[flow/run.sh]
#!/bin/bash
# the make line also repeats each setting of config.mk as NAME=value (left out here)
make -C /OpenROAD-flow-scripts/flow DESIGN_CONFIG=/design/flow/config.mk WORK_HOME=/design/flow/orfs CLKGATE_MAP_FILE= finish
[flow/config.mk]
export PLATFORM = sky130hd
export DESIGN_NAME = cordic_pipelined
export DESIGN_NICKNAME = cordic_pipelined
export VERILOG_FILES = /design/flow/design.v
export SDC_FILE = /design/flow/constraint.sdc
export NUM_CORES = 4
export LEC_CHECK = 0
export CAP_MARGIN = 20
export CELL_PAD_IN_SITES_DETAIL_PLACEMENT = 2
export CORE_MARGIN = 2
export CORE_UTILIZATION = 51
export CTS_CLUSTER_SIZE = 16
export GPL_ROUTABILITY_DRIVEN = 1
export MAX_ROUTING_LAYER = met5
export MIN_ROUTING_LAYER = met2
export PLACE_DENSITY_LB_ADDON = 0.03
export SETUP_SLACK_MARGIN = 0.89
export SLEW_MARGIN = 20
[flow/constraint.sdc]
create_clock -name core_clock -period 3.53 [get_ports {clk}]
set_input_delay 0.7060 -clock core_clock [delete_from_list [all_inputs] [get_ports {clk}]]
set_output_delay 0.7060 -clock core_clock [all_outputs]
set_load 0.01 [all_outputs]
[flow/design.v]
`timescale 1ns/100ps
module cordic_stage(clk, x_i, y_i, z_i, x_o, y_o, z_o, arctan);
  parameter z_width = 12; 
  parameter iter_width = 17;  	 
  parameter i=0;  		 
  input signed [z_width:0] arctan;
  input clk;
  input signed [iter_width:0] x_i, y_i;
  input signed [z_width:0] z_i;
  output [iter_width:0] x_o, y_o;
  output [z_width:0] z_o;
  reg d;
  reg signed [iter_width:0] x_o, x_next;
  reg signed [iter_width:0] y_o, y_next;
  reg signed [z_width:0] z_o, z_next;
  always @ (posedge clk)
    begin
      x_o <= x_next;
      y_o <= y_next;
      z_o <= z_next; 
    end
  always @(*)
    begin    
      d = (z_i[11] == 0) ? 0 : 1;
      if(d == 0) begin
        x_next = x_i - (y_i >>> i);
        y_next = y_i + (x_i >>> i);
        z_next = z_i - arctan;
      end
      else begin
        x_next = x_i + (y_i >>> i);
        y_next = y_i - (x_i >>> i);
        z_next = z_i + arctan;
      end
  end
endmodule
`timescale 1ns/100ps
module cordic_pipelined(clk, z0, xn, yn);
  parameter z_width = 12; 
  parameter iter_width = 17;   
  input clk;
  input signed [z_width:0] z0;
  output reg signed [iter_width:0] xn, yn;
  parameter N = 10;  
  reg [(N-1):0] d;
  wire signed [iter_width:0] x [N:0];
  wire signed [iter_width:0] y [N:0];
  wire signed [z_width:0] z [N:0];
  reg signed [z_width:0] z_start;
  assign x[0] = 'b01_0011_0110_1110_1001;   
  assign y[0] = 0;
  assign z[0] = z_start;
  reg [(N-1):0] flip;
  wire flip_in;
  assign flip_in = ((z0[z_width]==1) && (z0 < 'h1A60)) || 
   	((z0[z_width]==0) && (z0 > 'h05A0));    
  always @ (posedge clk)
    flip <= {flip[(N-2):0], flip_in};
  always @ (flip, x[N], y[N]) begin
    if (flip[N-1]) begin    
  	xn = ~( x[N]-1 );  
	yn = ~( y[N]-1 );  
    end
    else begin		 
	xn = x[N];	 
	yn = y[N];	 
    end
  end
  always @ (z0) begin
    if (((z0[z_width]==1) && (z0 < 'h1A60)) || 
   	((z0[z_width]==0) && (z0 > 'h05A0))) begin    
	if (z0[z_width] == 1) begin 			 
	    z_start = z0 + 'hB40; 	   
	end
	else begin
	    z_start = z0 - 'hB40;	   
	end
    end
    else begin
	z_start = z0; 
    end
  end
  wire signed [z_width:0] arctan [(N-1):0];
  assign arctan[0] = 'b0_0010_1101_0000;  
  assign arctan[1] = 'b0_0001_1010_1001;  
  assign arctan[2] = 'b0_0000_1110_0000;  
  assign arctan[3] = 'b0_0000_0111_0010;  
  assign arctan[4] = 'b0_0000_0011_1001;  
  assign arctan[5] = 'b0_0000_0001_1100;  
  assign arctan[6] = 'b0_0000_0000_1110;  
  assign arctan[7] = 'b0_0000_0000_0111;  
  assign arctan[8] = 'b0_0000_0000_0011;  
  assign arctan[9] = 'b0_0000_0000_0001;  
  genvar i;
  generate
    for(i=0; i<N; i=i+1)
      begin: stage_generate
        cordic_stage #(.i(i)) stage_i
        (
          .clk(clk), 
          .x_i(x[i]), .x_o(x[i+1]), 
          .y_i(y[i]), .y_o(y[i+1]), 
          .z_i(z[i]), .z_o(z[i+1]),
          .arctan(arctan[i])
        );
      end
  endgenerate
endmodule
==> results.txt, run 1 <==
outcome -> stopped before the end
Core Density at Floorplan -> 51.3%
die span in y -> 242 um
Synth Seq Share -> 29.6%
simple share -> 13.7%
Async S/R FF share, synth -> 0%
Top cells by area -> dfxtp_1 (30%), ha_1 (17%), xnor2_1 (11%), a21oi_1 (4.9%), xor2_1 (4.9%)
tool error -> [ERROR DPL-0033] detailed placement checks failed during check placement.
Syn Area/Cell -> 8.87 um^2
synthesized area -> 28,800 um^2
aoi share -> 17.2%
most frequent cells after synthesis -> dfxtp_1 (426), ha_1 (382), xnor2_1 (359)
Adder Share, Synth -> 18.5%
Core ar. -> 56,100 um^2
Syn Inst Count -> 3,243
Unique masters post-synth -> 76
yosys stat chip area -> 28,800 um^2
syn nets -> 3,666
ys cells -> 3,243
cell type with the largest total area -> dfxtp_1
num rows -> 87
Top cell area share -> 29.6%
global placement routability congestion -> 0.982
XOR/XNOR Area Share -> 15.9%
number of enable flip-flop cells -> 0
Yosys Warn Count -> 11
IO Count -> 50
Logic family by area -> adder cells
Last stage -> detailed placement
Commonest flop -> dfxtp_1
IO Port Bufs -> 49
Synth flops -> 426
chip width -> 242 um
Die ar. -> 58,300 um^2
top-count cell post-synth -> dfxtp_1
post-synthesis mux area share -> 1.74%
## through the flow
stage	hold WS, ps	cells	TNS, ps	setup slack, ps
3_3_place_gp	310	4058	-363	-158
2_1_floorplan	310	3243	0	335
==> run 2: changes to the inputs <==
Settings changed: ABC_AREA from default to 1, CAP_MARGIN 20 to 40, CELL_PAD_IN_SITES_DETAIL_PLACEMENT 2 to 1, CELL_PAD_IN_SITES_GLOBAL_PLACEMENT from default to 3, CORE_ASPECT_RATIO from default to 1.62, CORE_MARGIN 2 to 7, CORE_UTILIZATION 51 to 34, CTS_CLUSTER_DIAMETER from default to 31, CTS_CLUSTER_SIZE 16 to 19, GPL_TIMING_DRIVEN from default to 1, MAX_ROUTING_LAYER met5 to met4, MIN_ROUTING_LAYER met2 to met1, PLACE_DENSITY_LB_ADDON 0.03 to default, SETUP_SLACK_MARGIN 0.89 to default, SLEW_MARGIN 20 to 30, TNS_END_PERCENT from default to 50.
Clock period 3.53 ns to 4.77 ns, I/O delays scaled along.
==> run 2 against run 1 <==
Compared with the run above:
- now clean on timing, DRC and antenna
- die size grew 61%
- synthesized area grew 1.0%
- synthesized cell count grew 14%
==> results.txt, run 2 <==
ant diodes -> 0
post_cts resized -> 0
non-filler cells, final -> 5,017
CP Capture Type -> output port
Setup CP Type -> flop to output port
Async S/R FF share, synth -> 0% (unchanged)
family with the most delay on the worst path -> buffers and inverters
XOR/XNOR Area Share -> 15.9% (about the same)
final setup fails -> 0
Synth Seq Share -> 29.3% (was 29.6%)
aoi share -> 14.6% (was 17.2%)
Residual DRC -> 0
layout overhead on the synthesized area -> 17.2%
IO Count -> 50 (unchanged)
hold-critical path depth -> 0
clock root buffer -> clkbuf_16
final hold vios -> 0
Final Skew -> 52.1 ps
grt ovf -> 0
Post-Layout Inst Area -> 34,100 um^2
chip width -> 244 um (was 242 um)
clock net sink count -> 426
count of tool warnings -> 40
max-cap violations -> 0
Clk Latency, worst-skew pair -> 670 ps
global placement routability congestion -> 0.854 (was 0.982)
synthesized area -> 29,100 um^2 (was 28,800 um^2)
count of hold-fix buffers inserted at cts -> 0
die span in y -> 386 um (was 242 um)
max-slew violation count -> 0
H-tree depth -> 3
Core Density at Floorplan -> 34.3% (was 51.3%)
DR pass1 iterations -> 5
setup TNS -> 0 ps
post-detailed-route wirelength per cell -> 19.1 um
Critical path origin -> flip[9]
vias in the first global route -> 28.0k
post-CTS setup buffer count -> 0
worst r2r src -> stage_generate[2].stage_i.y_o[3]
Final ANT Viol Nets -> 0
slowest CP cell -> clkdlybuf4s50_1
Logic family by area -> adder cells (unchanged)
DRT iter0 DRCs -> 606
yosys stat chip area -> 29,100 um^2 (was 28,800 um^2)
CTS tree -> yes
Critical Path RT -> 3820 ps
type of origin of the critical path -> flop
most frequent cells after synthesis -> nand2_1 (612), dfxtp_1 (426), a21oi_1 (411) (was dfxtp_1 (426), ha_1 (382), xnor2_1 (359))
final wirelength -> 96,000 um
number of enable flip-flop cells -> 0 (unchanged)
Yosys Warn Count -> 11 (unchanged)
Critical Path Sink -> xn[14]
ys cells -> 3,710 (was 3,243)
Top cells by area -> dfxtp_1 (29%), ha_1 (16%), xor2_1 (12%), nand2_1 (7.9%), a21oi_1 (7.1%) (was dfxtp_1 (30%), ha_1 (17%), xnor2_1 (11%), a21oi_1 (4.9%), xor2_1 (4.9%))
Critical Path, Cell by Cell -> buf_4, inv_1, a31oi_1, a21oi_1, xnor2_1, clkdlybuf4s50_1
vias per cell -> 5.01
Adder Share, Synth -> 18.3% (was 18.5%)
pin count of the biggest net entering global routing -> 26
slowest stage delay, CP -> 600 ps
worst-margin pin slew -> 802 ps
Max Fclk -> 0.247 GHz
post-route setup slack -> 717 ps
Post-DP HPWL -> 81,800 um
clk slew on worst S/H paths -> 50 ps
Endpoint, Worst Hold -> stage_generate[5].stage_i.z_o[1]
num rows -> 136 (was 87)
cts bufs inserted -> 88
IO Port Bufs -> 49 (unchanged)
RSZ-0062 raised after global routing -> no
global-route wire length before repair -> 150,000 um
relative slew slack -> 46.0%
Core ar. -> 84,700 um^2 (was 56,100 um^2)
Layout Nets -> 4,261
Reg-to-Reg End -> stage_generate[3].stage_i.x_o[16]
largest driver fanout on the critical path -> 21
syn nets -> 4,133 (was 3,666)
R2R Setup Slk -> 1220 ps
initial antenna violation count -> 1
Syn Inst Count -> 3,710 (was 3,243)
Syn Area/Cell -> 7.84 um^2 (was 8.87 um^2)
Unique masters post-synth -> 48 (was 76)
R2R cell count -> 17
simple share -> 16.4% (was 13.7%)
placed cell count -> 4,851
cell type with the largest total area -> dfxtp_1 (unchanged)
Total GRT Usage -> 20.7%
worst path bufs/invs -> 3
WP data arrival -> 3100 ps
placed inst area -> 31,000 um^2
post-synthesis mux area share -> 0% (was 1.74%)
hold path start -> stage_generate[4].stage_i.z_o[1]
Period minus WS final -> 4050 ps
top-count cell post-synth -> nand2_1 (was dfxtp_1)
period utilization -> 85.0%
clock buffer depth -> 3
Top cell area share -> 29.3% (was 29.6%)
Synth flops -> 426 (unchanged)
min-delay worst type -> flop to flop
cell count along the critical path -> 6
via count -> 25.2k
Die ar. -> 94,100 um^2 (was 58,300 um^2)
dpl ws -> 851 ps
Commonest flop -> dfxtp_1 (unchanged)
outcome -> finished clean (was stopped before the end)
[run 2: final cells by class]
class,count,area [um^2]
flip-flops and latches,426,8530
well taps,1104,1380
multi-input cells,2872,19000
clock inverters,62,731
clock buffers,103,2380
repair buffers,68,636
fillers,10300,50700
inverters,382,1430
[run 2: layer usage]
metal / track usage, % / share of wire, % / vias up / routed length [um]
li1: - / - / 12700 / -
met1: 17.7 / 34 / 12000 / 32600
met2: 42.9 / 59 / 257 / 56400
met3: 2.03 / 1.8 / 222 / 1770
met4: 11.1 / 5.4 / 0 / 5230
met5: - / 0 / - / 0
[run 2: stage by stage]
stage / utilization [%] / hold slack, ps
4_1_cts: 40.2 / 321
6_report: 40.2 / 316
3_3_place_gp: 36.5 / 312
3_5_place_dp: 36.5 / 313
2_1_floorplan: - / 310
5_1_grt: 40.2 / 332
==> run 3: changes to the inputs <==
Settings changed: ABC_AREA 1 to default, CAP_MARGIN 40 to 20, CELL_PAD_IN_SITES_DETAIL_PLACEMENT 1 to default, CELL_PAD_IN_SITES_GLOBAL_PLACEMENT 3 to default, CORE_ASPECT_RATIO 1.62 to 0.86, CORE_MARGIN 7 to 2, CORE_UTILIZATION 34 to 72, CTS_CLUSTER_DIAMETER 31 to default, CTS_CLUSTER_SIZE 19 to default, GPL_ROUTABILITY_DRIVEN 1 to default, GPL_TIMING_DRIVEN 1 to default, HOLD_SLACK_MARGIN from default to -0.07, MAX_ROUTING_LAYER met4 to default, MIN_ROUTING_LAYER met1 to default, PLACE_DENSITY from default to 0.67, SETUP_SLACK_MARGIN from default to 0.96, SLEW_MARGIN 30 to 20, TNS_END_PERCENT 50 to default.
Clock period 4.77 ns to 3.54 ns, I/O delays scaled along.
==> run 3 against run 2 <==
Compared with the run above:
- the run now fails in global routing
- synthesized area decreased by 1.0%
- die size decreased by 56%
- synthesized cell count decreased by 13%
==> results.txt, run 3 <==
clock root buffer -> clkbuf_16 (unchanged)
yosys stat chip area -> 28,800 um^2 (was 29,100 um^2)
global placement routability congestion -> 0.948 (was 0.854)
Async S/R FF share, synth -> 0% (unchanged)
cell type with the largest total area -> dfxtp_1 (unchanged)
cts bufs inserted -> 44 (was 88)
Top cell area share -> 29.6% (was 29.3%)
ys cells -> 3,243 (was 3,710)
H-tree depth -> 2 (was 3)
outcome -> stopped before the end (was finished clean)
syn nets -> 3,666 (was 4,133)
chip width -> 220 um (was 244 um)
number of enable flip-flop cells -> 0 (unchanged)
post-synthesis mux area share -> 1.74% (was 0%)
IO Port Bufs -> 49 (unchanged)
Synth Seq Share -> 29.6% (was 29.3%)
clock net sink count -> 426 (unchanged)
Top cells by area -> dfxtp_1 (30%), ha_1 (17%), xnor2_1 (11%), a21oi_1 (4.9%), xor2_1 (4.9%) (was dfxtp_1 (29%), ha_1 (16%), xor2_1 (12%), nand2_1 (7.9%), a21oi_1 (7.1%))
Adder Share, Synth -> 18.5% (was 18.3%)
num rows -> 67 (was 136)
XOR/XNOR Area Share -> 15.9% (about the same)
Last stage -> global routing
synthesized area -> 28,800 um^2 (was 29,100 um^2)
aoi share -> 17.2% (was 14.6%)
top-count cell post-synth -> dfxtp_1 (was nand2_1)
simple share -> 13.7% (was 16.4%)
IO Count -> 50 (unchanged)
placed cell count -> 3,798 (was 4,851)
clock buffer depth -> 3 (unchanged)
Unique masters post-synth -> 76 (was 48)
Core Density at Floorplan -> 73.5% (was 34.3%)
Die ar. -> 41,600 um^2 (was 94,100 um^2)
Core ar. -> 39,100 um^2 (was 84,700 um^2)
Logic family by area -> adder cells (unchanged)
Commonest flop -> dfxtp_1 (unchanged)
Yosys Warn Count -> 11 (unchanged)
Syn Inst Count -> 3,243 (was 3,710)
die span in y -> 189 um (was 386 um)
most frequent cells after synthesis -> dfxtp_1 (426), ha_1 (382), xnor2_1 (359) (was nand2_1 (612), dfxtp_1 (426), a21oi_1 (411))
Post-DP HPWL -> 55,600 um (was 81,800 um)
count of hold-fix buffers inserted at cts -> 0 (unchanged)
Syn Area/Cell -> 8.87 um^2 (was 7.84 um^2)
Synth flops -> 426 (unchanged)
==> run 3: metrics by stage <==
stage	area [um^2]	worst slack (ps)	setup TNS, ps
4_1_cts	35100	26.2	0
3_5_place_dp	31100	-175	-589
3_3_place_gp	31100	-136	-257
2_1_floorplan	30100	349	0
==> run 3: what timing repair did <==
item                       CTS
pin swaps                  189
buffers inserted           169
gates resized              384
hold endpoints to repair     0
setup endpoints to repair  210
==> run 4: changes to the inputs <==
Settings changed: CORE_ASPECT_RATIO 0.86 to default, CORE_UTILIZATION 72 to 70, CTS_CLUSTER_SIZE from default to 62, HOLD_SLACK_MARGIN -0.07 to default, PLACE_DENSITY 0.67 to default, SETUP_SLACK_MARGIN 0.96 to -0.17.
Clock period 3.54 ns to 3.23 ns, I/O delays scaled along.
==> run 4 against run 3 <==
Compared with the run above:
- now fails the layout checks on negative setup slack
- synthesized area unchanged
- synthesized cell count stayed put
- die size up 2.8%
==> results.txt, run 4 <==
Commonest flop -> dfxtp_1 (unchanged)
CP Capture Type -> output port
Clk Latency, worst-skew pair -> 590 ps
Reg-to-Reg End -> stage_generate[4].stage_i.x_o[17]
cts bufs inserted -> 46 (was 44)
R2R Setup Slk -> -310 ps
clock root buffer -> clkbuf_16 (unchanged)
vias in the first global route -> 26.2k
post-route setup slack -> -454 ps
chip width -> 207 um (was 220 um)
Core ar. -> 40,700 um^2 (was 39,100 um^2)
Max Fclk -> 0.271 GHz
Final Skew -> 15.8 ps
Critical Path Sink -> yn[11]
aoi share -> 17.2% (unchanged)
Async S/R FF share, synth -> 0% (unchanged)
GRT met1 Usage -> 42.8%
die span in y -> 207 um (was 189 um)
family with the most delay on the worst path -> simple AND/OR/NAND/NOR gates
relative slew slack -> 33.9%
most frequent cells after synthesis -> dfxtp_1 (426), ha_1 (382), xnor2_1 (359) (unchanged)
Synth Seq Share -> 29.6% (unchanged)
simple share -> 13.7% (unchanged)
layout overhead on the synthesized area -> 21.3%
Adder Share, Synth -> 18.5% (unchanged)
Top cells by area -> dfxtp_1 (30%), ha_1 (17%), xnor2_1 (11%), a21oi_1 (4.9%), xor2_1 (4.9%) (unchanged)
Critical Path RT -> 2580 ps
global placement routability congestion -> 0.950 (was 0.948)
Top cell area share -> 29.6% (unchanged)
IO Count -> 50 (unchanged)
setup TNS -> -5300 ps
vias per cell -> 6.34
IO Port Bufs -> 49 (unchanged)
number of enable flip-flop cells -> 0 (unchanged)
R2R cell count -> 13
met3 usage in global routing -> 5.34%
XOR/XNOR Area Share -> 15.9% (unchanged)
Period minus WS final -> 3680 ps
cell count along the critical path -> 5
post-synthesis mux area share -> 1.74% (unchanged)
CTS tree -> yes
post-detailed-route wirelength per cell -> 20.9 um
num rows -> 74 (was 67)
cell type with the largest total area -> dfxtp_1 (unchanged)
met2 Use GR -> 68.0%
final hold vios -> 0
clock net sink count -> 426 (unchanged)
Residual DRC -> 0
hold-critical path depth -> 0
Yosys Warn Count -> 11 (unchanged)
final wirelength -> 88,200 um
DRT iter0 DRCs -> 2,477
synthesized area -> 28,800 um^2 (unchanged)
Critical path origin -> stage_generate[9].stage_i.y_o[4]
Critical Path, Cell by Cell -> or4_4, or2_4, o31ai_1, xnor2_1, dlymetal6s2s_1
Layout Nets -> 4,072
worst-margin pin slew -> 983 ps
Syn Area/Cell -> 8.87 um^2 (unchanged)
max-cap violations -> 0
count of hold-fix buffers inserted at cts -> 0 (unchanged)
violated checks -> negative setup slack
Setup CP Type -> flop to output port
Total GRT Usage -> 37.6%
pin count of the biggest net entering global routing -> 37
min-delay worst type -> flop to flop
initial antenna violation count -> 0
DR pass1 iterations -> 6
hold path start -> flip[1]
syn nets -> 3,666 (unchanged)
worst r2r src -> stage_generate[3].stage_i.y_o[8]
top-count cell post-synth -> dfxtp_1 (unchanged)
grt ovf -> 0
Final ANT Viol Nets -> 0
RSZ-0062 raised after global routing -> yes
Syn Inst Count -> 3,243 (unchanged)
Post-DP HPWL -> 58,700 um (was 55,600 um)
Endpoint, Worst Hold -> flip[2]
ys cells -> 3,243 (unchanged)
clock buffer depth -> 3 (unchanged)
largest driver fanout on the critical path -> 4
Die ar. -> 42,700 um^2 (was 41,600 um^2)
WP data arrival -> 3040 ps
Logic family by area -> adder cells (unchanged)
slowest CP cell -> o31ai_1
period utilization -> 114%
Synth flops -> 426 (unchanged)
final setup fails -> 58
yosys stat chip area -> 28,800 um^2 (unchanged)
max-slew violation count -> 0
GRT Max-Usage Layer -> met2
outcome -> failed layout checks (was stopped before the end)
via count -> 26.8k
Core Density at Floorplan -> 70.6% (was 73.5%)
clk slew on worst S/H paths -> 60 ps
type of origin of the critical path -> flop
Unique masters post-synth -> 76 (unchanged)
global-route wire length before repair -> 130,000 um
H-tree depth -> 2 (unchanged)
slowest stage delay, CP -> 800 ps
count of tool warnings -> 43
worst path bufs/invs -> 1
## run 4: layout make-up
cell class / count / area, um^2
clock buffer: 63 / 1310
tap: 532 / 666
multi-input combinational: 2560 / 20100
antenna: 1 / 2.50
inverter: 204 / 766
timing repair buffer: 411 / 3240
fill: 2074 / 5830
sequential: 426 / 8540
clock inverter: 21 / 249
## run 4: timing repair
item / in CTS / in global routing
pin swaps: 6 / 72
buffers inserted: 2 / 18
resized: 42 / 172
endpoints found under the setup margin: 27 / 68
cloned: 0 / 0
hold endpoints to repair: 0 / 0
## run 4: through the flow
step	setup slack, ps	utilization [%]	instances	cell area (um^2)	hold WS (ps)
final	-454	85.7	4218	34900	320
after global routing	-698	85.7	4217	34900	332
after CTS	-237	83.7	4206	34100	326
after detailed placement	-531	79.5	4120	32400	312
after global placement	-477	79.5	4120	32400	309
after floorplan	-230	-	3243	28800	310
## run 4: metal layers
metal  part of all wire, %  vias up
li1                      -    12200
met1                    38    12600
met2                    49     1357
met3                   6.4      571
met4                   7.3        0
met5                     0        -
==> run 5: changes to the inputs <==
Settings changed: CAP_MARGIN 20 to 40, CELL_PAD_IN_SITES_DETAIL_PLACEMENT from default to 2, CORE_MARGIN 2 to 7, CORE_UTILIZATION 70 to 22, CTS_CLUSTER_SIZE 62 to 19, GPL_ROUTABILITY_DRIVEN from default to 1, MIN_ROUTING_LAYER from default to met2, PLACE_DENSITY_LB_ADDON from default to 0.13, SETUP_SLACK_MARGIN -0.17 to default.
Clock period 3.23 ns to 4.31 ns, I/O delays scaled along.
==> run 5 against run 4 <==
Compared with the run above:
- the run now finishes clean
- count of clock-buffer cells in the layout rose by 9
- synthesized area did not move
- hold slack improved by 3.7 ps
- sequential share of layout area rose by 0.95 points
- synthesized cell count did not move
- utilization fell by 60 points
- non-clock buffer count fell by 312
==> results.txt, run 5 <==
syn nets -> 3,666 (unchanged)
cell count along the critical path -> 7 (was 5)
placed inst area -> 31,600 um^2 (was 32,400 um^2)
worst-margin pin slew -> 764 ps (was 983 ps)
global placement routability congestion -> 0.823 (was 0.950)
Unique masters post-synth -> 76 (unchanged)
final hold vios -> 0 (unchanged)
family with the most delay on the worst path -> simple AND/OR/NAND/NOR gates (unchanged)
IO Count -> 50 (unchanged)
Async S/R FF share, synth -> 0% (unchanged)
Die ar. -> 141,000 um^2 (was 42,700 um^2)
WP data arrival -> 3270 ps (was 3040 ps)
Setup CP Type -> flop to output port (unchanged)
Residual DRC -> 0 (unchanged)
clock buffer depth -> 3 (unchanged)
count of hold-fix buffers inserted at cts -> 0 (unchanged)
cell type with the largest total area -> dfxtp_1 (unchanged)
Critical Path RT -> 3450 ps (was 2580 ps)
Final ANT Viol Nets -> 0 (unchanged)
max-slew violation count -> 0 (unchanged)
hold-critical path depth -> 0 (unchanged)
Max Fclk -> 0.242 GHz
RSZ-0062 raised after global routing -> no (was yes)
slowest stage delay, CP -> 580 ps (was 800 ps)
XOR/XNOR Area Share -> 15.9% (unchanged)
post-detailed-route wirelength per cell -> 16.8 um (was 20.9 um)
slowest CP cell -> or4_1 (was o31ai_1)
IO Port Bufs -> 49 (unchanged)
synthesized area -> 28,800 um^2 (unchanged)
count of tool warnings -> 38 (was 43)
Top cells by area -> dfxtp_1 (30%), ha_1 (17%), xnor2_1 (11%), a21oi_1 (4.9%), xor2_1 (4.9%) (unchanged)
largest driver fanout on the critical path -> 3 (was 4)
min-delay worst type -> flop to flop (unchanged)
GRT Max-Usage Layer -> met2 (unchanged)
Synth Seq Share -> 29.6% (unchanged)
global-route wire length before repair -> 137,000 um (was 130,000 um)
Adder Share, Synth -> 18.5% (unchanged)
Clk Latency, worst-skew pair -> 660 ps (was 590 ps)
Critical Path Sink -> xn[15] (was yn[11])
worst path bufs/invs -> 1 (unchanged)
Synth flops -> 426 (unchanged)
outcome -> finished clean (was failed layout checks)
ys cells -> 3,243 (unchanged)
Post-Layout Inst Area -> 33,600 um^2 (was 34,900 um^2)
CTS tree -> yes (unchanged)
Total GRT Usage -> 17.9% (was 37.6%)
clock root buffer -> clkbuf_16 (unchanged)
yosys stat chip area -> 28,800 um^2 (unchanged)
CP Capture Type -> output port (unchanged)
die span in y -> 376 um (was 207 um)
ant diodes -> 0 (was 1)
Period minus WS final -> 4130 ps
Yosys Warn Count -> 11 (unchanged)
Endpoint, Worst Hold -> stage_generate[5].stage_i.z_o[0] (was flip[2])
cts bufs inserted -> 55 (was 46)
layout overhead on the synthesized area -> 16.7% (was 21.3%)
GRT met1 Usage -> 0% (was 42.8%)
relative slew slack -> 47.7% (was 33.9%)
Critical Path, Cell by Cell -> or4_1, nor2_1, nand2_1, or3_1, o31ai_1, xnor2_1, clkdlybuf4s50_1 (was or4_4, or2_4, o31ai_1, xnor2_1, dlymetal6s2s_1)
Syn Area/Cell -> 8.87 um^2 (unchanged)
type of origin of the critical path -> flop (unchanged)
pin count of the biggest net entering global routing -> 28 (was 37)
most frequent cells after synthesis -> dfxtp_1 (426), ha_1 (382), xnor2_1 (359) (unchanged)
met2 Use GR -> 24.0% (was 68.0%)
H-tree depth -> 2 (unchanged)
vias in the first global route -> 37.2k (was 26.2k)
clk slew on worst S/H paths -> 60 ps (about the same)
worst r2r src -> stage_generate[7].stage_i.x_o[8] (was stage_generate[3].stage_i.y_o[8])
clock net sink count -> 426 (unchanged)
Final Skew -> 42.1 ps (was 15.8 ps)
number of enable flip-flop cells -> 0 (unchanged)
R2R cell count -> 13 (unchanged)
grt ovf -> 0 (unchanged)
Core ar. -> 130,000 um^2 (was 40,700 um^2)
Commonest flop -> dfxtp_1 (unchanged)
Reg-to-Reg End -> stage_generate[8].stage_i.y_o[17] (was stage_generate[4].stage_i.x_o[17])
via count -> 31.9k (was 26.8k)
Post-DP HPWL -> 68,400 um (was 58,700 um)
Core Density at Floorplan -> 22.2% (was 70.6%)
final setup fails -> 0 (was 58)
initial antenna violation count -> 0 (unchanged)
post_cts resized -> 0 (was 42)
top-count cell post-synth -> dfxtp_1 (unchanged)
post-synthesis mux area share -> 1.74% (unchanged)
final wirelength -> 86,200 um (was 88,200 um)
Top cell area share -> 29.6% (unchanged)
max-cap violations -> 0 (unchanged)
Syn Inst Count -> 3,243 (unchanged)
post-CTS setup buffer count -> 0 (was 2)
chip width -> 376 um (was 207 um)
DR pass1 iterations -> 5 (was 6)
Finished Core Util -> 25.9% (was 85.7%)
period utilization -> 95.9% (was 114%)
hold path start -> stage_generate[4].stage_i.z_o[0] (was flip[1])
DRT iter0 DRCs -> 2,658 (was 2,477)
fill count -> 14.7k (was 2,074)
num rows -> 132 (was 74)
R2R Setup Slk -> 250 ps (was -310 ps)
Logic family by area -> adder cells (unchanged)
aoi share -> 17.2% (unchanged)
simple share -> 13.7% (unchanged)
met3 usage in global routing -> 22.0% (was 5.34%)
Layout Nets -> 3,769 (was 4,072)
Critical path origin -> stage_generate[9].stage_i.x_o[4] (was stage_generate[9].stage_i.y_o[4])
vias per cell -> 6.20 (was 6.34)
==> run 5: layout make-up <==
type	instances	area (um^2)	area share [%]
Clock buffer	72	1530	4.56
Clock inverter	32	419	1.25
Inverter	204	766	2.28
Multi-Input combinational cell	2560	19300	57.4
Sequential cell	426	8530	25.4
Tap cell	1742	2180	6.49
Timing Repair Buffer	99	873	2.60
==> run 5: routing by layer <==
layer / part of all wire, % / routed length [um]
met5: 0.016 / 14
met1: 0 / 0
met3: 37 / 31700
met4: 3.5 / 3020
met2: 60 / 51500
==> run 5: per-stage QoR <==
| step | setup TNS [ps] | cells | hold slack, ps | setup slack [ps] |
|---|---|---|---|---|
| after floorplan | 0 | 3243 | 310 | 664 |
| final | 0 | 5135 | 324 | 178 |
| after global placement | 0 | 5030 | 310 | 42.7 |
| after detailed placement | -196 | 5031 | 313 | -169 |
| after global routing | 0 | 5135 | 330 | 1.59 |
| after CTS | 0 | 5135 | 327 | 55.8 |
==> run 6: changes to the inputs <==
Settings changed: CAP_MARGIN 40 to 20, CELL_PAD_IN_SITES_DETAIL_PLACEMENT 2 to default, CORE_MARGIN 7 to 2, CORE_UTILIZATION 22 to 72, CTS_CLUSTER_SIZE 19 to default, GPL_ROUTABILITY_DRIVEN 1 to default, MIN_ROUTING_LAYER met2 to default, PLACE_DENSITY from default to 0.67, PLACE_DENSITY_LB_ADDON 0.13 to default, SETUP_SLACK_MARGIN from default to -0.22.
Clock period 4.31 ns to 2.87 ns, I/O delays scaled along.
==> run 6 against run 5 <==
Compared with the run above:
- the flow now stops in global routing
- synthesized cell count did not move
- synthesized area did not move
- die size fell by 71%
==> results.txt, run 6 <==
num rows -> 73 (was 132)
clock buffer depth -> 3 (unchanged)
Yosys Warn Count -> 11 (unchanged)
outcome -> stopped before the end (was finished clean)
H-tree depth -> 2 (unchanged)
cts bufs inserted -> 46 (was 55)
clock net sink count -> 426 (unchanged)
post-synthesis mux area share -> 1.74% (unchanged)
Core Density at Floorplan -> 72.8% (was 22.2%)
global placement routability congestion -> 1.01 (was 0.823)
XOR/XNOR Area Share -> 15.9% (unchanged)
Commonest flop -> dfxtp_1 (unchanged)
ys cells -> 3,243 (unchanged)
Top cell area share -> 29.6% (unchanged)
synthesized area -> 28,800 um^2 (unchanged)
most frequent cells after synthesis -> dfxtp_1 (426), ha_1 (382), xnor2_1 (359) (unchanged)
yosys stat chip area -> 28,800 um^2 (unchanged)
top-count cell post-synth -> dfxtp_1 (unchanged)
Top cells by area -> dfxtp_1 (30%), ha_1 (17%), xnor2_1 (11%), a21oi_1 (4.9%), xor2_1 (4.9%) (unchanged)
number of enable flip-flop cells -> 0 (unchanged)
tool error -> [ERROR GRT-0116] Global routing finished with congestion. Check the congestion regions in the DRC Viewer.
simple share -> 13.7% (unchanged)
Syn Inst Count -> 3,243 (unchanged)
cell type with the largest total area -> dfxtp_1 (unchanged)
Adder Share, Synth -> 18.5% (unchanged)
IO Count -> 50 (unchanged)
Core ar. -> 39,500 um^2 (was 130,000 um^2)
aoi share -> 17.2% (unchanged)
Syn Area/Cell -> 8.87 um^2 (unchanged)
placed cell count -> 4,425 (was 5,031)
Die ar. -> 41,600 um^2 (was 141,000 um^2)
Synth Seq Share -> 29.6% (unchanged)
Total GRT Usage -> 79.3%
IO Port Bufs -> 49 (unchanged)
Synth flops -> 426 (unchanged)
grt ovf -> 236
Logic family by area -> adder cells (unchanged)
chip width -> 204 um (was 376 um)
Unique masters post-synth -> 76 (unchanged)
die span in y -> 204 um (was 376 um)
Post-DP HPWL -> 66,400 um (was 68,400 um)
Async S/R FF share, synth -> 0% (unchanged)
clock root buffer -> clkbuf_16 (unchanged)
Last stage -> global routing
syn nets -> 3,666 (unchanged)
run 6: repair_timing:
| item | 4_1_cts |
|---|---|
| resized | 386 |
| setup endpoints to repair | 121 |
| setup buffers | 62 |
| pin swaps | 169 |
| hold buffers | 0 |
run 6: through the flow:
stage / area [um^2] / setup WS, ps
detailed placement: 34800 / -813
global placement: 34800 / -730
CTS: 38200 / -501
floorplan: 29000 / -342
run 6: routing by layer:
metal | overflow | GRT usage (%)
met5 | 0 | 19.4
met4 | 90 | 86.3
met3 | 5 | 61.7
met2 | 140 | 98.0
met1 | 1 | 77.4
==> run 7: changes to the inputs <==
Settings changed: ABC_AREA from default to 1, CELL_PAD_IN_SITES_DETAIL_PLACEMENT from default to 0, CORE_ASPECT_RATIO from default to 1.23, CORE_UTILIZATION 72 to 40, CTS_CLUSTER_DIAMETER from default to 208, HOLD_SLACK_MARGIN from default to 0.21, PLACE_DENSITY 0.67 to 0.36, SETUP_SLACK_MARGIN -0.22 to 0.81, SLEW_MARGIN 20 to 15.
Clock period 2.87 ns to 6.32 ns, I/O delays scaled along.
==> run 7 against run 6 <==
Compared with the run above:
- the run now finishes clean
- synthesized cell count rose by 14%
- die size rose by 80%
- synthesized area is 1.0% higher
==> results.txt, run 7 <==
cell count along the critical path -> 7
CTS tree -> yes
worst path bufs/invs -> 3
R2R cell count -> 13
post_cts resized -> 0 (was 386)
type of origin of the critical path -> flop
post-detailed-route wirelength per cell -> 16.8 um
Yosys Warn Count -> 11 (unchanged)
H-tree depth -> 2 (unchanged)
final hold vios -> 0
final setup fails -> 0
count of hold-fix buffers inserted at cts -> 0 (unchanged)
Critical Path, Cell by Cell -> inv_1, buf_4, a31oi_1, o21bai_1, nor2_1, xnor2_1, clkdlybuf4s50_1
count of tool warnings -> 40
pin count of the biggest net entering global routing -> 29
Residual DRC -> 0
Logic family by area -> adder cells (unchanged)
post-CTS setup buffer count -> 0 (was 62)
Core ar. -> 71,900 um^2 (was 39,500 um^2)
global-route wire length before repair -> 127,000 um
slowest stage delay, CP -> 690 ps
top-count cell post-synth -> nand2_1 (was dfxtp_1)
GRT Max-Usage Layer -> met2
DRT iter0 DRCs -> 1,087
Min Hold Slack -> 324 ps
outcome -> finished clean (was stopped before the end)
Adder Share, Synth -> 18.3% (was 18.5%)
dpl ws -> 2200 ps (was -813 ps)
vias in the first global route -> 24.2k
syn nets -> 4,133 (was 3,666)
post-synthesis mux area share -> 0% (was 1.74%)
via count -> 24.1k
worst r2r src -> stage_generate[2].stage_i.z_o[11]
Commonest flop -> dfxtp_1 (unchanged)
Unique masters post-synth -> 48 (was 76)
Syn Inst Count -> 3,710 (was 3,243)
cell type with the largest total area -> dfxtp_1 (unchanged)
Syn Area/Cell -> 7.84 um^2 (was 8.87 um^2)
Critical path origin -> flip[9]
hold-critical path depth -> 0
cts bufs inserted -> 50 (was 46)
number of enable flip-flop cells -> 0 (unchanged)
simple share -> 16.4% (was 13.7%)
DR pass1 iterations -> 5
Reg-to-Reg End -> stage_generate[3].stage_i.y_o[14]
Clk Latency, worst-skew pair -> 600 ps
post-route setup slack -> 2150 ps
min-delay worst type -> flop to flop
worst-margin pin slew -> 1030 ps
met2 Use GR -> 41.3%
met3 usage in global routing -> 2.19%
num rows -> 109 (was 73)
Synth flops -> 426 (unchanged)
Endpoint, Worst Hold -> flip[8]
max-slew violation count -> 0
Post-Layout Inst Area -> 32,400 um^2
Async S/R FF share, synth -> 0% (unchanged)
vias per cell -> 5.06
placed cell count -> 4,676 (was 4,425)
family with the most delay on the worst path -> buffers and inverters
layout overhead on the synthesized area -> 11.6%
final wirelength -> 79,900 um
global placement routability congestion -> 0.911 (was 1.01)
WP data arrival -> 2910 ps
Top cell area share -> 29.3% (was 29.6%)
largest driver fanout on the critical path -> 21
Final Skew -> 27.0 ps
Top cells by area -> dfxtp_1 (29%), ha_1 (16%), xor2_1 (12%), nand2_1 (7.9%), a21oi_1 (7.1%) (was dfxtp_1 (30%), ha_1 (17%), xnor2_1 (11%), a21oi_1 (4.9%), xor2_1 (4.9%))
Critical Path Sink -> yn[16]
yosys stat chip area -> 29,100 um^2 (was 28,800 um^2)
IO Count -> 50 (unchanged)
Post-DP HPWL -> 67,000 um (was 66,400 um)
XOR/XNOR Area Share -> 15.9% (about the same)
Die ar. -> 74,900 um^2 (was 41,600 um^2)
synthesized area -> 29,100 um^2 (was 28,800 um^2)
ys cells -> 3,710 (was 3,243)
die span in y -> 303 um (was 204 um)
Critical Path RT -> 5060 ps
GRT met1 Usage -> 24.2%
placed inst area -> 30,600 um^2 (was 34,800 um^2)
Final ANT Viol Nets -> 0
setup TNS -> 0 ps
non-filler cells, final -> 4,770
R2R Setup Slk -> 2470 ps
Setup CP Type -> flop to output port
relative slew slack -> 31.5%
Total GRT Usage -> 21.3%
period utilization -> 66.1%
chip width -> 247 um (was 204 um)
RSZ-0062 raised after global routing -> no
most frequent cells after synthesis -> nand2_1 (612), dfxtp_1 (426), a21oi_1 (411) (was dfxtp_1 (426), ha_1 (382), xnor2_1 (359))
Core Density at Floorplan -> 40.4% (was 72.8%)
ant diodes -> 0
IO Port Bufs -> 49 (unchanged)
max-cap violations -> 0
initial antenna violation count -> 0
Layout Nets -> 4,208
hold path start -> flip[7]
clk slew on worst S/H paths -> 50 ps
clock net sink count -> 426 (unchanged)
comb. cell area -> 19,000 um^2
Period minus WS final -> 4170 ps
Synth Seq Share -> 29.3% (was 29.6%)
aoi share -> 14.6% (was 17.2%)
CP Capture Type -> output port
grt ovf -> 0
clock buffer depth -> 3 (unchanged)
fill count -> 7,206
Max Fclk -> 0.240 GHz
clock root buffer -> clkbuf_16 (unchanged)
slowest CP cell -> dfxtp_1
storage element area -> 8530 um^2
[run 7: routing by layer]
metal | vias up | wire (um)
met2 | 286 | 42000
met1 | 11200 | 34000
met4 | 0 | 2110
li1 | 12600 | -
met3 | 116 | 1790
met5 | - | 0
[run 7: cell type report]
| class | instances | share of cell area (%) |
|---|---|---|
| Multi-Input combinational cell | 2872 | 58.5 |
| Sequential cell | 426 | 26.3 |
| Clock buffer | 71 | 4.47 |
| Inverter | 382 | 4.42 |
| Tap cell | 943 | 3.64 |
| Timing Repair Buffer | 53 | 1.60 |
| Clock inverter | 23 | 1.08 |
[run 7: stage by stage]
stage / utilization (%)
after floorplan: -
after global placement: 42.6
after detailed placement: 42.6
after CTS: 45.1
after global routing: 45.1
final: 45.1
==> run 8: changes to the inputs <==
Settings changed: ABC_AREA 1 to 0, CELL_PAD_IN_SITES_DETAIL_PLACEMENT 0 to 2, CELL_PAD_IN_SITES_GLOBAL_PLACEMENT from default to 0, CORE_ASPECT_RATIO 1.23 to default, CTS_CLUSTER_DIAMETER 208 to default, HOLD_SLACK_MARGIN 0.21 to default, PLACE_DENSITY 0.36 to default, SETUP_SLACK_MARGIN 0.81 to -0.1, SLEW_MARGIN 15 to 20.
Clock period 6.32 ns to 3.61 ns, I/O delays scaled along.
==> run 8 against run 7 <==
Compared with the run above:
- the run now fails in global routing
- die size shrank 1.0%
- synthesized area is 1.0% lower
- synthesized cell count down 13%
==> results.txt, run 8 <==
Logic family by area -> adder cells (unchanged)
syn nets -> 3,666 (was 4,133)
Unique masters post-synth -> 76 (was 48)
grt ovf -> 796
post-synthesis mux area share -> 1.74% (was 0%)
XOR/XNOR Area Share -> 15.9% (about the same)
chip width -> 272 um (was 247 um)
most frequent cells after synthesis -> dfxtp_1 (426), ha_1 (382), xnor2_1 (359) (was nand2_1 (612), dfxtp_1 (426), a21oi_1 (411))
Syn Area/Cell -> 8.87 um^2 (was 7.84 um^2)
outcome -> stopped before the end (was finished clean)
synthesized area -> 28,800 um^2 (was 29,100 um^2)
Async S/R FF share, synth -> 0% (unchanged)
Synth flops -> 426 (unchanged)
Core ar. -> 71,400 um^2 (was 71,900 um^2)
Post-DP HPWL -> 100,000 um (was 67,000 um)
IO Count -> 50 (unchanged)
num rows -> 98 (was 109)
Synth Seq Share -> 29.6% (was 29.3%)
yosys stat chip area -> 28,800 um^2 (was 29,100 um^2)
Die ar. -> 74,100 um^2 (was 74,900 um^2)
tool error -> [ERROR GRT-0232] Routing congestion too high. Check the congestion heatmap in the GUI.
cts bufs inserted -> 49 (was 50)
clock root buffer -> clkbuf_16 (unchanged)
aoi share -> 17.2% (was 14.6%)
Last stage -> global routing
placed inst area -> 31,200 um^2 (was 30,600 um^2)
Commonest flop -> dfxtp_1 (unchanged)
ys cells -> 3,243 (was 3,710)
Core Density at Floorplan -> 40.3% (was 40.4%)
Total GRT Usage -> 77.5%
Adder Share, Synth -> 18.5% (was 18.3%)
die span in y -> 272 um (was 303 um)
Top cells by area -> dfxtp_1 (30%), ha_1 (17%), xnor2_1 (11%), a21oi_1 (4.9%), xor2_1 (4.9%) (was dfxtp_1 (29%), ha_1 (16%), xor2_1 (12%), nand2_1 (7.9%), a21oi_1 (7.1%))
Syn Inst Count -> 3,243 (was 3,710)
clock buffer depth -> 3 (unchanged)
dpl ws -> -750 ps (was 2200 ps)
cell type with the largest total area -> dfxtp_1 (unchanged)
IO Port Bufs -> 49 (unchanged)
number of enable flip-flop cells -> 0 (unchanged)
simple share -> 13.7% (was 16.4%)
top-count cell post-synth -> dfxtp_1 (was nand2_1)
Top cell area share -> 29.6% (was 29.3%)
H-tree depth -> 2 (unchanged)
global placement routability congestion -> 0.877 (was 0.911)
Yosys Warn Count -> 11 (unchanged)
clock net sink count -> 426 (unchanged)
[run 8: routing by layer]
layer,GRT overflow,track usage [%]
met5,2,31.5
met4,282,84.9
met3,12,61.0
met2,493,96.7
met1,7,73.2
[run 8: metrics by stage]
step	instances	hold slack, ps	util [%]	setup TNS [ps]
4_1_cts	4419	321	47.3	-3820
3_5_place_dp	4313	315	43.7	-9160
3_3_place_gp	4313	310	43.7	-1030
2_1_floorplan	3243	310	-	0
[run 8: timing repair]
action	in CTS
setup buffers	19
cloned	0
endpoints found under the setup margin	86
pin swaps	41
hold endpoints to repair	0
gates resized	188
hold buffers	0
==> run 9: changes to the inputs <==
Settings changed: ABC_AREA 0 to 1, CAP_MARGIN 20 to 40, CELL_PAD_IN_SITES_DETAIL_PLACEMENT 2 to 0, CELL_PAD_IN_SITES_GLOBAL_PLACEMENT 0 to default, CORE_ASPECT_RATIO from default to 1.23, CORE_MARGIN 2 to 7, CORE_UTILIZATION 40 to 22, CTS_CLUSTER_DIAMETER from default to 31, CTS_CLUSTER_SIZE from default to 19, GPL_ROUTABILITY_DRIVEN from default to 1, GPL_TIMING_DRIVEN from default to 0, MAX_ROUTING_LAYER from default to met4, MIN_ROUTING_LAYER from default to met2, SETUP_SLACK_MARGIN -0.1 to default.
Clock period 3.61 ns to 4.31 ns, I/O delays scaled along.
==> run 9 against run 8 <==
Compared with the run above:
- synthesized area is 1.0% higher
- synthesized cell count is 14% higher
- die size is 92% higher
- now clean on timing, DRC and antenna
==> results.txt, run 9 <==
clock net sink count -> 426 (unchanged)
relative slew slack -> 48.5%
post-synthesis mux area share -> 0% (was 1.74%)
min-delay worst type -> flop to flop
worst r2r src -> stage_generate[2].stage_i.z_o[11]
Max Fclk -> 0.252 GHz
vias in the first global route -> 36.4k
Critical Path Sink -> yn[9]
Setup CP Type -> flop to output port
post-CTS setup buffer count -> 0 (was 19)
Final Skew -> 27.2 ps
setup TNS -> 0 ps
Die ar. -> 143,000 um^2 (was 74,100 um^2)
storage element area -> 8530 um^2
Top cell area share -> 29.3% (was 29.6%)
grt ovf -> 0
CTS tree -> yes
Core Density at Floorplan -> 22.2% (was 40.3%)
type of origin of the critical path -> flop
Critical Path, Cell by Cell -> inv_1, clkbuf_1, buf_1, nor2_1, xor2_1, clkdlybuf4s50_1
max-cap violations -> 0
clock root buffer -> clkbuf_16 (unchanged)
fill count -> 14.1k
IO Port Bufs -> 49 (unchanged)
outcome -> finished clean (was stopped before the end)
Total GRT Usage -> 15.9%
most frequent cells after synthesis -> nand2_1 (612), dfxtp_1 (426), a21oi_1 (411) (was dfxtp_1 (426), ha_1 (382), xnor2_1 (359))
comb. cell area -> 19,000 um^2
clk slew on worst S/H paths -> 40 ps
placed cell count -> 5,476 (was 4,313)
global placement routability congestion -> 1.04 (was 0.877)
yosys stat chip area -> 29,100 um^2 (was 28,800 um^2)
aoi share -> 14.6% (was 17.2%)
IO Count -> 50 (unchanged)
XOR/XNOR Area Share -> 15.9% (about the same)
die span in y -> 417 um (was 272 um)
largest driver fanout on the critical path -> 10
cell count along the critical path -> 6
final wirelength -> 74,300 um
hold path start -> flip[7]
slowest CP cell -> clkdlybuf4s50_1
family with the most delay on the worst path -> buffers and inverters
R2R cell count -> 15
count of tool warnings -> 38
Residual DRC -> 0
num rows -> 147 (was 98)
Period minus WS final -> 3970 ps
slowest stage delay, CP -> 570 ps
via count -> 34.9k
initial antenna violation count -> 0
hold-critical path depth -> 0
pin count of the biggest net entering global routing -> 18
Logic family by area -> adder cells (unchanged)
Syn Inst Count -> 3,710 (was 3,243)
R2R Setup Slk -> 450 ps
top-count cell post-synth -> nand2_1 (was dfxtp_1)
final setup fails -> 0
RSZ-0062 raised after global routing -> no
Finished Core Util -> 26.7%
Reg-to-Reg End -> stage_generate[3].stage_i.x_o[16]
DRT iter0 DRCs -> 5,615
Synth Seq Share -> 29.3% (was 29.6%)
WP data arrival -> 3110 ps
Post-DP HPWL -> 59,200 um (was 100,000 um)
Critical Path RT -> 3450 ps
placed inst area -> 31,700 um^2 (was 31,200 um^2)
ys cells -> 3,710 (was 3,243)
post-route setup slack -> 341 ps
Clk Latency, worst-skew pair -> 640 ps
cell type with the largest total area -> dfxtp_1 (unchanged)
non-filler cells, final -> 5,644
Endpoint, Worst Hold -> flip[8]
syn nets -> 4,133 (was 3,666)
Min Hold Slack -> 321 ps
Async S/R FF share, synth -> 0% (unchanged)
vias per cell -> 6.19
chip width -> 342 um (was 272 um)
worst-margin pin slew -> 772 ps
number of enable flip-flop cells -> 0 (unchanged)
Core ar. -> 131,000 um^2 (was 71,400 um^2)
final hold vios -> 0
cts bufs inserted -> 88 (was 49)
max-slew violation count -> 0
Top cells by area -> dfxtp_1 (29%), ha_1 (16%), xor2_1 (12%), nand2_1 (7.9%), a21oi_1 (7.1%) (was dfxtp_1 (30%), ha_1 (17%), xnor2_1 (11%), a21oi_1 (4.9%), xor2_1 (4.9%))
Syn Area/Cell -> 7.84 um^2 (was 8.87 um^2)
period utilization -> 92.1%
Critical path origin -> flip[9]
Yosys Warn Count -> 11 (unchanged)
dpl ws -> 96.7 ps (was -750 ps)
ant diodes -> 0
layout overhead on the synthesized area -> 20.0%
H-tree depth -> 3 (was 2)
synthesized area -> 29,100 um^2 (was 28,800 um^2)
Synth flops -> 426 (unchanged)
Final ANT Viol Nets -> 0
global-route wire length before repair -> 119,000 um
Layout Nets -> 4,281
Commonest flop -> dfxtp_1 (unchanged)
DR pass1 iterations -> 10
clock buffer depth -> 3 (unchanged)
post-detailed-route wirelength per cell -> 13.2 um
simple share -> 16.4% (was 13.7%)
Unique masters post-synth -> 48 (was 76)
Adder Share, Synth -> 18.3% (was 18.5%)
CP Capture Type -> output port
Post-Layout Inst Area -> 34,900 um^2
worst path bufs/invs -> 4
-- run 9: timing repair --
item,CTS,global route
setup endpoints to repair,0,2
hold buffers,0,0
gates resized,0,2
-- run 9: metal layers --
layer  GRT usage, %  wire length, um  vias up  share of wire, %
li1               -                -    12600                 -
met1              -                0    12700                 0
met2           20.2            40900     8682                55
met3           17.7            25200      886                34
met4           4.14             8280        0                11
met5              -                0        -                 0
-- run 9: layout make-up --
| class | instances | area share (%) |
|---|---|---|
| Tap cell | 1713 | 6.15 |
| Buffer | 30 | 0.370 |
| Multi-Input combinational cell | 2872 | 54.4 |
| Clock buffer | 106 | 6.89 |
| Timing Repair Buffer | 58 | 1.65 |
| Inverter | 382 | 4.11 |
| Clock inverter | 57 | 1.95 |
| Sequential cell | 426 | 24.5 |
==> run 10: changes to the inputs <==
Settings changed: ABC_AREA 1 to default, CAP_MARGIN 40 to 20, CELL_PAD_IN_SITES_DETAIL_PLACEMENT 0 to default, CORE_ASPECT_RATIO 1.23 to default, CORE_MARGIN 7 to 2, CORE_UTILIZATION 22 to 72, CTS_CLUSTER_DIAMETER 31 to default, CTS_CLUSTER_SIZE 19 to default, GPL_ROUTABILITY_DRIVEN 1 to default, GPL_TIMING_DRIVEN 0 to default, HOLD_SLACK_MARGIN from default to -0.09, MAX_ROUTING_LAYER met4 to default, MIN_ROUTING_LAYER met2 to default, PLACE_DENSITY from default to 0.65, SETUP_SLACK_MARGIN from default to -0.22.
Clock period 4.31 ns to 2.95 ns, I/O delays scaled along.
==> run 10 against run 9 <==
Compared with the run above:
- synthesized cell count decreased by 13%
- the flow now stops in global routing
- synthesized area decreased by 1.0%
- die size down 71%
==> results.txt, run 10 <==
outcome -> stopped before the end (was finished clean)
Last stage -> global routing
tool error -> [ERROR GRT-0232] Routing congestion too high. Check the congestion heatmap in the GUI.
IO Count -> 50 (unchanged)
Adder Share, Synth -> 18.5% (was 18.3%)
number of enable flip-flop cells -> 0 (unchanged)
syn nets -> 3,666 (was 4,133)
placed inst area -> 34,200 um^2 (was 31,700 um^2)
synthesized area -> 28,800 um^2 (was 29,100 um^2)
global placement routability congestion -> 0.938 (was 1.04)
Async S/R FF share, synth -> 0% (unchanged)
Syn Area/Cell -> 8.87 um^2 (was 7.84 um^2)
Unique masters post-synth -> 76 (was 48)
chip width -> 204 um (was 342 um)
die span in y -> 204 um (was 417 um)
Top cells by area -> dfxtp_1 (30%), ha_1 (17%), xnor2_1 (11%), a21oi_1 (4.9%), xor2_1 (4.9%) (was dfxtp_1 (29%), ha_1 (16%), xor2_1 (12%), nand2_1 (7.9%), a21oi_1 (7.1%))
aoi share -> 17.2% (was 14.6%)
Synth flops -> 426 (unchanged)
num rows -> 73 (was 147)
clock buffer depth -> 3 (unchanged)
Total GRT Usage -> 111%
yosys stat chip area -> 28,800 um^2 (was 29,100 um^2)
Core Density at Floorplan -> 72.8% (was 22.2%)
H-tree depth -> 2 (was 3)
simple share -> 13.7% (was 16.4%)
most frequent cells after synthesis -> dfxtp_1 (426), ha_1 (382), xnor2_1 (359) (was nand2_1 (612), dfxtp_1 (426), a21oi_1 (411))
IO Port Bufs -> 49 (unchanged)
XOR/XNOR Area Share -> 15.9% (about the same)
clock net sink count -> 426 (unchanged)
cts bufs inserted -> 46 (was 88)
Top cell area share -> 29.6% (was 29.3%)
Logic family by area -> adder cells (unchanged)
cell type with the largest total area -> dfxtp_1 (unchanged)
clock root buffer -> clkbuf_16 (unchanged)
ys cells -> 3,243 (was 3,710)
grt ovf -> 6,745
Yosys Warn Count -> 11 (unchanged)
Commonest flop -> dfxtp_1 (unchanged)
Syn Inst Count -> 3,243 (was 3,710)
top-count cell post-synth -> dfxtp_1 (was nand2_1)
Die ar. -> 41,600 um^2 (was 143,000 um^2)
post-synthesis mux area share -> 1.74% (was 0%)
Core ar. -> 39,500 um^2 (was 131,000 um^2)
Post-DP HPWL -> 62,400 um (was 59,200 um)
Synth Seq Share -> 29.6% (was 29.3%)
## run 10: routing by layer
metal  track usage (%)  GRT overflow
met4               123          1021
met5              28.7             5
met1              90.0            50
met2               167          5614
met3              72.8            55
## run 10: what timing repair did
item,4_1_cts
setup buffers,42
resized,247
hold buffers,0
setup endpoints to repair,76
pin swaps,102
## run 10: through the flow
| stage | setup TNS [ps] | util (%) | instances | setup WS, ps |
|---|---|---|---|---|
| global placement | -12400 | 86.4 | 4347 | -666 |
| floorplan | -4910 | - | 3243 | -304 |
| CTS | -16600 | 93.6 | 4463 | -374 |
| detailed placement | -20650 | 86.4 | 4347 | -736 |
==> run 11: changes to the inputs <==
Settings changed: ABC_AREA from default to 1, HOLD_SLACK_MARGIN -0.09 to default, PLACE_DENSITY 0.65 to 0.39, TNS_END_PERCENT from default to 5.
Clock period 2.95 ns to 3.72 ns, I/O delays scaled along.
==> run 11 against run 10 <==
Compared with the run above:
- now clean on timing, DRC and antenna
- synthesized area increased by 1.0%
- synthesized cell count up 14%
- die size grew 1.0%
==> results.txt, run 11 <==
Synth Seq Share -> 29.3% (was 29.6%)
top-count cell post-synth -> nand2_1 (was dfxtp_1)
Reg-to-Reg End -> stage_generate[5].stage_i.y_o[16]
hold path start -> flip[8]
Top cells by area -> dfxtp_1 (29%), ha_1 (16%), xor2_1 (12%), nand2_1 (7.9%), a21oi_1 (7.1%) (was dfxtp_1 (30%), ha_1 (17%), xnor2_1 (11%), a21oi_1 (4.9%), xor2_1 (4.9%))
post_cts resized -> 0 (was 247)
outcome -> finished clean (was stopped before the end)
post-detailed-route wirelength per cell -> 16.9 um
num rows -> 73 (unchanged)
Post-DP HPWL -> 58,300 um (was 62,400 um)
Critical Path Sink -> yn[16]
slowest CP cell -> clkdlybuf4s50_1
Post-Layout Inst Area -> 31,900 um^2
XOR/XNOR Area Share -> 15.9% (about the same)
yosys stat chip area -> 29,100 um^2 (was 28,800 um^2)
max-cap violations -> 0
initial antenna violation count -> 0
number of enable flip-flop cells -> 0 (unchanged)
Adder Share, Synth -> 18.3% (was 18.5%)
aoi share -> 14.6% (was 17.2%)
period utilization -> 97.3%
R2R Setup Slk -> 390 ps
global-route wire length before repair -> 120,000 um
Final ANT Viol Nets -> 0
Top cell area share -> 29.3% (was 29.6%)
Logic family by area -> adder cells (unchanged)
Min Hold Slack -> 327 ps
CTS tree -> yes
Commonest flop -> dfxtp_1 (unchanged)
Async S/R FF share, synth -> 0% (unchanged)
CP Capture Type -> output port
IO Count -> 50 (unchanged)
Syn Area/Cell -> 7.84 um^2 (was 8.87 um^2)
max-slew violation count -> 0
relative slew slack -> 51.0%
Critical Path RT -> 2980 ps
pin count of the biggest net entering global routing -> 28
Endpoint, Worst Hold -> flip[9]
syn nets -> 4,133 (was 3,666)
Period minus WS final -> 3620 ps
Syn Inst Count -> 3,710 (was 3,243)
layout overhead on the synthesized area -> 9.79%
Critical path origin -> stage_generate[9].stage_i.y_o[0]
clock root buffer -> clkbuf_16 (unchanged)
final wirelength -> 73,700 um
Unique masters post-synth -> 48 (was 76)
most frequent cells after synthesis -> nand2_1 (612), dfxtp_1 (426), a21oi_1 (411) (was dfxtp_1 (426), ha_1 (382), xnor2_1 (359))
family with the most delay on the worst path -> buffers and inverters
DRT iter0 DRCs -> 1,731
slowest stage delay, CP -> 550 ps
H-tree depth -> 2 (unchanged)
count of hold-fix buffers inserted at cts -> 0 (unchanged)
synthesized area -> 29,100 um^2 (was 28,800 um^2)
largest driver fanout on the critical path -> 3
Layout Nets -> 4,224
placed inst area -> 30,300 um^2 (was 34,200 um^2)
worst path bufs/invs -> 2
IO Port Bufs -> 49 (unchanged)
Yosys Warn Count -> 11 (unchanged)
Synth flops -> 426 (unchanged)
Die ar. -> 42,000 um^2 (was 41,600 um^2)
post-CTS setup buffer count -> 0 (was 42)
fill count -> 2,793
Core ar. -> 39,800 um^2 (was 39,500 um^2)
Max Fclk -> 0.276 GHz
count of tool warnings -> 41
cell type with the largest total area -> dfxtp_1 (unchanged)
R2R cell count -> 15
Final Skew -> 15.6 ps
hold-critical path depth -> 0
storage element area -> 8530 um^2
Finished Core Util -> 80.1%
Clk Latency, worst-skew pair -> 580 ps
final hold vios -> 0
worst-margin pin slew -> 727 ps
vias in the first global route -> 25.4k
vias per cell -> 5.88
cell count along the critical path -> 9
die span in y -> 205 um (was 204 um)
grt ovf -> 0
post-synthesis mux area share -> 0% (was 1.74%)
Critical Path, Cell by Cell -> inv_1, ha_1, nand2_1, nor3_1, a31oi_1, o21bai_1, nor2_1, xnor2_1, clkdlybuf4s50_1
clk slew on worst S/H paths -> 60 ps
via count -> 25.6k
type of origin of the critical path -> flop
clock buffer depth -> 3 (unchanged)
global placement routability congestion -> 0.982 (was 0.938)
Setup CP Type -> flop to output port
min-delay worst type -> flop to flop
ys cells -> 3,710 (was 3,243)
chip width -> 205 um (was 204 um)
worst r2r src -> stage_generate[4].stage_i.x_o[5]
WP data arrival -> 2870 ps
Total GRT Usage -> 34.9%
clock net sink count -> 426 (unchanged)
DR pass1 iterations -> 7
simple share -> 16.4% (was 13.7%)
dpl ws -> 341 ps (was -736 ps)
comb. cell area -> 19,000 um^2
Residual DRC -> 0
final setup fails -> 0
Core Density at Floorplan -> 73.0% (was 72.8%)
cts bufs inserted -> 45 (was 46)
post-route setup slack -> 101 ps
setup TNS -> 0 ps
## run 11: per-layer routing
metal / routed length, um / share of wire, % / track usage [%] / vias to the layer above
met5: 0 / 0 / 0 / -
met4: 3310 / 4.5 / 15.8 / 0
met3: 3820 / 5.2 / 3.74 / 235
met2: 36400 / 49 / 63.4 / 848
met1: 30200 / 41 / 41.2 / 11900
li1: - / - / - / 12600
## run 11: final cells by class
class	count	area share [%]
diodes	1	0.00784
clock inverters	30	1.28
flip-flops and latches	426	26.7
multi-input cells	2872	59.5
clock buffers	53	3.84
inverters	382	4.49
repair buffers	74	2.12
well taps	525	2.06
## run 11: metrics by stage
| stage | cells |
|---|---|
| floorplan | 3710 |
| global placement | 4279 |
| detailed placement | 4279 |
| CTS | 4362 |
| global route | 4362 |
| finish | 4363 |
